==> run a: inputs <==
## gemm_mem
module gemm_mem(
  input wire clk,
  input wire rst,
  input wire out_rdy,
  input wire v0__read_req_rdy,
  input wire [31:0] v0__read_resp,
  input wire v0__read_resp_vld,
  input wire v0__write_completion_vld,
  input wire v0__write_req_rdy,
  input wire [31:0] v0_in,
  input wire v0_in_vld,
  input wire v1__read_req_rdy,
  input wire [31:0] v1__read_resp,
  input wire v1__read_resp_vld,
  input wire v1__write_completion_vld,
  input wire v1__write_req_rdy,
  input wire [31:0] v1_in,
  input wire v1_in_vld,
  input wire [31:0] C_rd_data,
  output wire [31:0] out,
  output wire out_vld,
  output wire [3:0] v0__read_req,
  output wire v0__read_req_vld,
  output wire v0__read_resp_rdy,
  output wire v0__write_completion_rdy,
  output wire [35:0] v0__write_req,
  output wire v0__write_req_vld,
  output wire v0_in_rdy,
  output wire [3:0] v1__read_req,
  output wire v1__read_req_vld,
  output wire v1__read_resp_rdy,
  output wire v1__write_completion_rdy,
  output wire [35:0] v1__write_req,
  output wire v1__write_req_vld,
  output wire v1_in_rdy,
  output wire [3:0] C_rd_addr,
  output wire C_rd_en,
  output wire [3:0] C_wr_addr,
  output wire [31:0] C_wr_data,
  output wire C_wr_en
);
export LEC_CHECK = 0
export CAP_MARGIN = 20
export CELL_PAD_IN_SITES_DETAIL_PLACEMENT = 2
export CORE_MARGIN = 2
export CORE_UTILIZATION = 64
export GPL_ROUTABILITY_DRIVEN = 1
export GPL_TIMING_DRIVEN = 0
export MAX_ROUTING_LAYER = met5
export PLACE_DENSITY_LB_ADDON = 0.3
export SETUP_SLACK_MARGIN = 1.57
export SLEW_MARGIN = 20
export TNS_END_PERCENT = 15
create_clock -name core_clock -period 5.7 [get_ports {clk}]
run.sh (not shown) runs the stock make flow with config.mk's settings and CLKGATE_MAP_FILE=.
==> inputs of run b, as changes to run a <==
- CELL_PAD_IN_SITES_DETAIL_PLACEMENT: 2 -> default
- CORE_UTILIZATION: 64 -> 27
- GPL_ROUTABILITY_DRIVEN: 1 -> default
- GPL_TIMING_DRIVEN: 0 -> default
- MAX_ROUTING_LAYER: met5 -> default
- PLACE_DENSITY_LB_ADDON: 0.3 -> default
- SETUP_SLACK_MARGIN: 1.57 -> default
- TNS_END_PERCENT: 15 -> default
==> flow/constraint.sdc (replaced) <==
create_clock -name core_clock -period 7.78 [get_ports {clk}]
set_input_delay 1.5560 -clock core_clock [delete_from_list [all_inputs] [get_ports {clk}]]
set_output_delay 1.5560 -clock core_clock [all_outputs]
set_load 0.01 [all_outputs]
==> inputs of run c, as changes to run a <==
- CELL_PAD_IN_SITES_DETAIL_PLACEMENT: 2 -> default
- CORE_UTILIZATION: 64 -> 40
- GPL_ROUTABILITY_DRIVEN: 1 -> default
- GPL_TIMING_DRIVEN: 0 -> default
- MAX_ROUTING_LAYER: met5 -> default
- PLACE_DENSITY_LB_ADDON: 0.3 -> default
- SETUP_SLACK_MARGIN: 1.57 -> default
- TNS_END_PERCENT: 15 -> default
==> flow/constraint.sdc (replaced) <==
create_clock -name core_clock -period 13.4 [get_ports {clk}]
set_input_delay 2.6800 -clock core_clock [delete_from_list [all_inputs] [get_ports {clk}]]
set_output_delay 2.6800 -clock core_clock [all_outputs]
set_load 0.01 [all_outputs]
==> results <==
item	run a	run c	run b
Result of the run	aborted with a tool error	complete, no violations	complete, no violations
Failing step	detailed placement (3_5_place_dp)	-	-
DR pass1 iterations	-	5	5
Clock distribution power	-	0.000801 W	0.00154 W
PnR worst setup slack	-	4.74 ns	0.409 ns
Maximum number of pins on one net before global-route repair	-	102	211
Number of cells on the worst reg-to-reg path	-	23	23
Residual overflow from global routing	-	0	0
Final cell count without fillers	-	4579	5054
First-pass GRT wire length	-	130000 µm	139000 µm
Fraction of power consumed by sequential logic	-	44.5%	41.8%
Quantity of gates resized following cts	-	0	0
Routing usage on met1	-	30.5%	21.6%
Number of antenna violations at the first check in global routing	-	3	1
# clk buffers	-	39	42
Count of non-CTS inverters in the layout	-	455	455
Global routing usage on met3	-	2.25%	2.38%
IR Drop Worst-Case VDD	-	0.0896 mV	0.170 mV
Core Box Area	0.0443 mm²	0.0714 mm²	0.106 mm²
Multi-input comb cells	-	2495	2495
Routed metal-1 wirelength	-	36300 µm	39300 µm
Worst setup path startpoint	-	v1__read_resp_vld	____fsm___for_5_loop_state_2[7]$_SDFFE_PP0P_
Depth of the worst hold-timing path	-	2	2
Remaining number of nets flagged by the antenna check after routing	-	0	0
Sum Neg Setup Slack	-	0 ns	0 ns

---

==> job 7830: inputs <==
gemm_mem again, from the RTL that the note above started with.
clock: 5.53 ns
lec_check: 0
abc_area: 1
cap_margin: 20
core_margin: 2
core_utilization: 72
place_density: 0.75
slew_margin: 20
==> job 7566: changes against job 7830 <==
Settings changed: CORE_UTILIZATION 72 to 70, MAX_ROUTING_LAYER from default to met4, PLACE_DENSITY 0.75 to default.
==> flow/constraint.sdc (replaced) <==
create_clock -name core_clock -period 5.43 [get_ports {clk}]
set_input_delay 1.0860 -clock core_clock [delete_from_list [all_inputs] [get_ports {clk}]]
set_output_delay 1.0860 -clock core_clock [all_outputs]
set_load 0.01 [all_outputs]
==> job 9161: changes against job 7830 <==
Settings changed: CORE_UTILIZATION 72 to 65, MAX_ROUTING_LAYER from default to met4, PLACE_DENSITY 0.75 to default.
==> flow/constraint.sdc (replaced) <==
create_clock -name core_clock -period 5.21 [get_ports {clk}]
set_input_delay 1.0420 -clock core_clock [delete_from_list [all_inputs] [get_ports {clk}]]
set_output_delay 1.0420 -clock core_clock [all_outputs]
set_load 0.01 [all_outputs]
==> results <==
Job 9161 reached the layout checks and failed them: setup timing. Job 7830 died in global routing, error GRT-0232. Job 7566 produced a layout that fails on setup timing. In sequential share of layout area, job 7566 and job 9161 hardly differ. In job 9161 the worst hold slack is better than in job 7566, by 0.0039 ns. Die area: job 7830 < job 7566 < job 9161. Against job 9161, the clock skew of job 7566 is higher by 0.026 ns. Between job 7566 and job 9161, the lower worst setup slack is in job 7566 (gap 0.60 ns). Cell area: job 7566 is lower than job 9161 (0.34%). In job 7566 the non-clock buffer count is lower than in job 9161, by 13. In job 9161 the combinational power is larger than in job 7566, by about 3%. In job 7566 the core utilization is higher than in job 9161, by 5.2 points. Sequential cell count is the same in job 9161 and job 7566.
==> figures <==
Total power: job 7830 -; job 7566 4.42 mW; job 9161 4.76 mW
Reg-to-reg critical path endpoint: job 7830 -; job 7566 p1_smul_11826[30]; job 9161 p1_smul_11826[28]
Status: job 7830 did not finish; job 7566 complete, but fails checks; job 9161 complete, but fails checks
Stage where the flow stopped: job 7830 global routing; job 7566 -; job 9161 -
Layout check failures: job 7830 -; job 7566 setup timing; job 9161 setup timing
Worst R2R Setup Slack: job 7830 -; job 7566 -1.80 ns; job 9161 -1.21 ns
Fraction of area in multi-input gates: job 7830 -; job 7566 0.557; job 9161 0.558
Core region area: job 7830 41100 µm²; job 7566 42800 µm²; job 9161 45600 µm²
Class of the worst hold path: job 7830 -; job 7566 flip-flop to flip-flop; job 9161 flip-flop to flip-flop
WL per Instance: job 7830 -; job 7566 21.1 µm; job 9161 17.7 µm
Die boundary height: job 7830 209 µm; job 7566 211 µm; job 9161 219 µm
Number of signal-net buffers in the layout: job 7830 -; job 7566 630; job 9161 643
Area-dominant cell class after layout: job 7830 -; job 7566 multi-input combinational cells; job 9161 multi-input combinational cells
Total Nets Final: job 7830 -; job 7566 5419; job 9161 5432
CTS tree: job 7830 -; job 7566 yes; job 9161 yes
Final non-clock buffer share: job 7830 -; job 7566 0.164; job 9161 0.160
CP Data Arrival Time: job 7830 -; job 7566 7.70 ns; job 9161 6.95 ns
Placement Cell Area: job 7830 36000 µm²; job 7566 36000 µm²; job 9161 36000 µm²
Final number of max-transition violations: job 7830 -; job 7566 0; job 9161 0
Number of vias per cell: job 7830 -; job 7566 6.02; job 9161 5.50
Endpoint class of the critical path: job 7830 -; job 7566 flip-flop; job 9161 flip-flop
Number of remaining DRC errors: job 7830 -; job 7566 0; job 9161 0
Post-Route Utilization: job 7830 -; job 7566 0.892; job 9161 0.840

---

==> inputs of 04-07 <==
gemm_mem again, from the RTL that the note above started with.
clock: 9.0 ns
lec_check: 0
abc_area: 0
cap_margin: 5
cell_pad_in_sites_global_placement: 1
core_margin: 2
core_utilization: 69
gpl_routability_driven: 0
setup_slack_margin: -0.45
slew_margin: 0
tns_end_percent: 45
==> 09-09: changes against 04-07 <==
==> flow/config.mk (replaced) <==
export PLATFORM = sky130hd
export DESIGN_NAME = gemm_mem
export DESIGN_NICKNAME = gemm_mem
export VERILOG_FILES = /design/flow/design.v
export SDC_FILE = /design/flow/constraint.sdc
export NUM_CORES = 4
export LEC_CHECK = 0
export CAP_MARGIN = 20
export CORE_MARGIN = 2
export CORE_UTILIZATION = 58
export SLEW_MARGIN = 20
==> flow/constraint.sdc (replaced) <==
create_clock -name core_clock -period 4.66 [get_ports {clk}]
set_input_delay 0.9320 -clock core_clock [delete_from_list [all_inputs] [get_ports {clk}]]
set_output_delay 0.9320 -clock core_clock [all_outputs]
set_load 0.01 [all_outputs]
==> 07-10: changes against 04-07 <==
==> flow/config.mk (replaced) <==
export PLATFORM = sky130hd
export DESIGN_NAME = gemm_mem
export DESIGN_NICKNAME = gemm_mem
export VERILOG_FILES = /design/flow/design.v
export SDC_FILE = /design/flow/constraint.sdc
export NUM_CORES = 4
export LEC_CHECK = 0
export CAP_MARGIN = 35
export CELL_PAD_IN_SITES_DETAIL_PLACEMENT = 1
export CELL_PAD_IN_SITES_GLOBAL_PLACEMENT = 1
export CORE_MARGIN = 4
export CORE_UTILIZATION = 70
export GPL_TIMING_DRIVEN = 0
export SLEW_MARGIN = 30
==> 01-04: changes against 04-07 <==
==> flow/config.mk (replaced) <==
export PLATFORM = sky130hd
export DESIGN_NAME = gemm_mem
export DESIGN_NICKNAME = gemm_mem
export VERILOG_FILES = /design/flow/design.v
export SDC_FILE = /design/flow/constraint.sdc
export NUM_CORES = 4
export LEC_CHECK = 0
export CAP_MARGIN = 20
export CELL_PAD_IN_SITES_DETAIL_PLACEMENT = 1
export CORE_MARGIN = 4
export CORE_UTILIZATION = 70
export GPL_TIMING_DRIVEN = 0
export SLEW_MARGIN = 20
==> comparison <==
09-09 reached the layout checks and failed them: negative setup slack. 01-04 did not get past detailed placement (3_5_place_dp). 04-07 died in global placement (3_3_place_gp). 07-10 failed in global placement (3_3_place_gp). In synthesized area, 01-04 and 04-07 do not differ. Against 01-04, the die area of 09-09 is larger by 16%. Synthesized cell count is the same in 09-09 and 01-04.
==> figures <==
| metric | 01-04 | 04-07 | 07-10 | 09-09 |
|---|---|---|---|---|
| Horizontal die dimension | 211 µm | 208 µm | 211 µm | 227 µm |
| Floorplan Utilization | 70.6% | 70.2% | 70.6% | 58.8% |
| # port buffers | 336 | - | - | 337 |
| Boundary Pins | 338 | 338 | 338 | 338 |
| Cell taking the most area after synthesis | sky130_fd_sc_hd__fa_1 | sky130_fd_sc_hd__fa_1 | sky130_fd_sc_hd__fa_1 | sky130_fd_sc_hd__fa_1 |
| Die Area | 44400 µm² | 43400 µm² | 44400 µm² | 51400 µm² |
| Parity-gate share of the synthesized area counting xor and xnor cells | 3.46% | 3.46% | 3.46% | 3.46% |
| Die height | 211 µm | 208 µm | 211 µm | 227 µm |
| FP Rows | 74 | 74 | 74 | 81 |
| Outcome | stopped before the end | stopped before the end | stopped before the end | failed layout checks |
| Stage where the flow stopped | detailed placement (3_5_place_dp) | global placement (3_3_place_gp) | global placement (3_3_place_gp) | - |
| Layout check failures | - | - | - | negative setup slack |
| Netlist area before placement | 28800 µm² | 28800 µm² | 28800 µm² | 28800 µm² |
| Number of instances in the synthesized netlist | 3399 | 3399 | 3399 | 3399 |
| MUX share of area | 1.36% | 1.36% | 1.36% | 1.36% |
| Global placement routability congestion | 1.06 | - | - | 0.952 |
| Share of flip-flops with an asynchronous set or reset after synthesis | 0% | 0% | 0% | 0% |
| Core region area | 40700 µm² | 41000 µm² | 40700 µm² | 49000 µm² |
| Synthesis-stage register bit count | 246 | 246 | 246 | 246 |
| Simple-Gate Fraction of Synth Area | 22.5% | 22.5% | 22.5% | 22.5% |
Power is estimated from default activity; no workload was simulated.
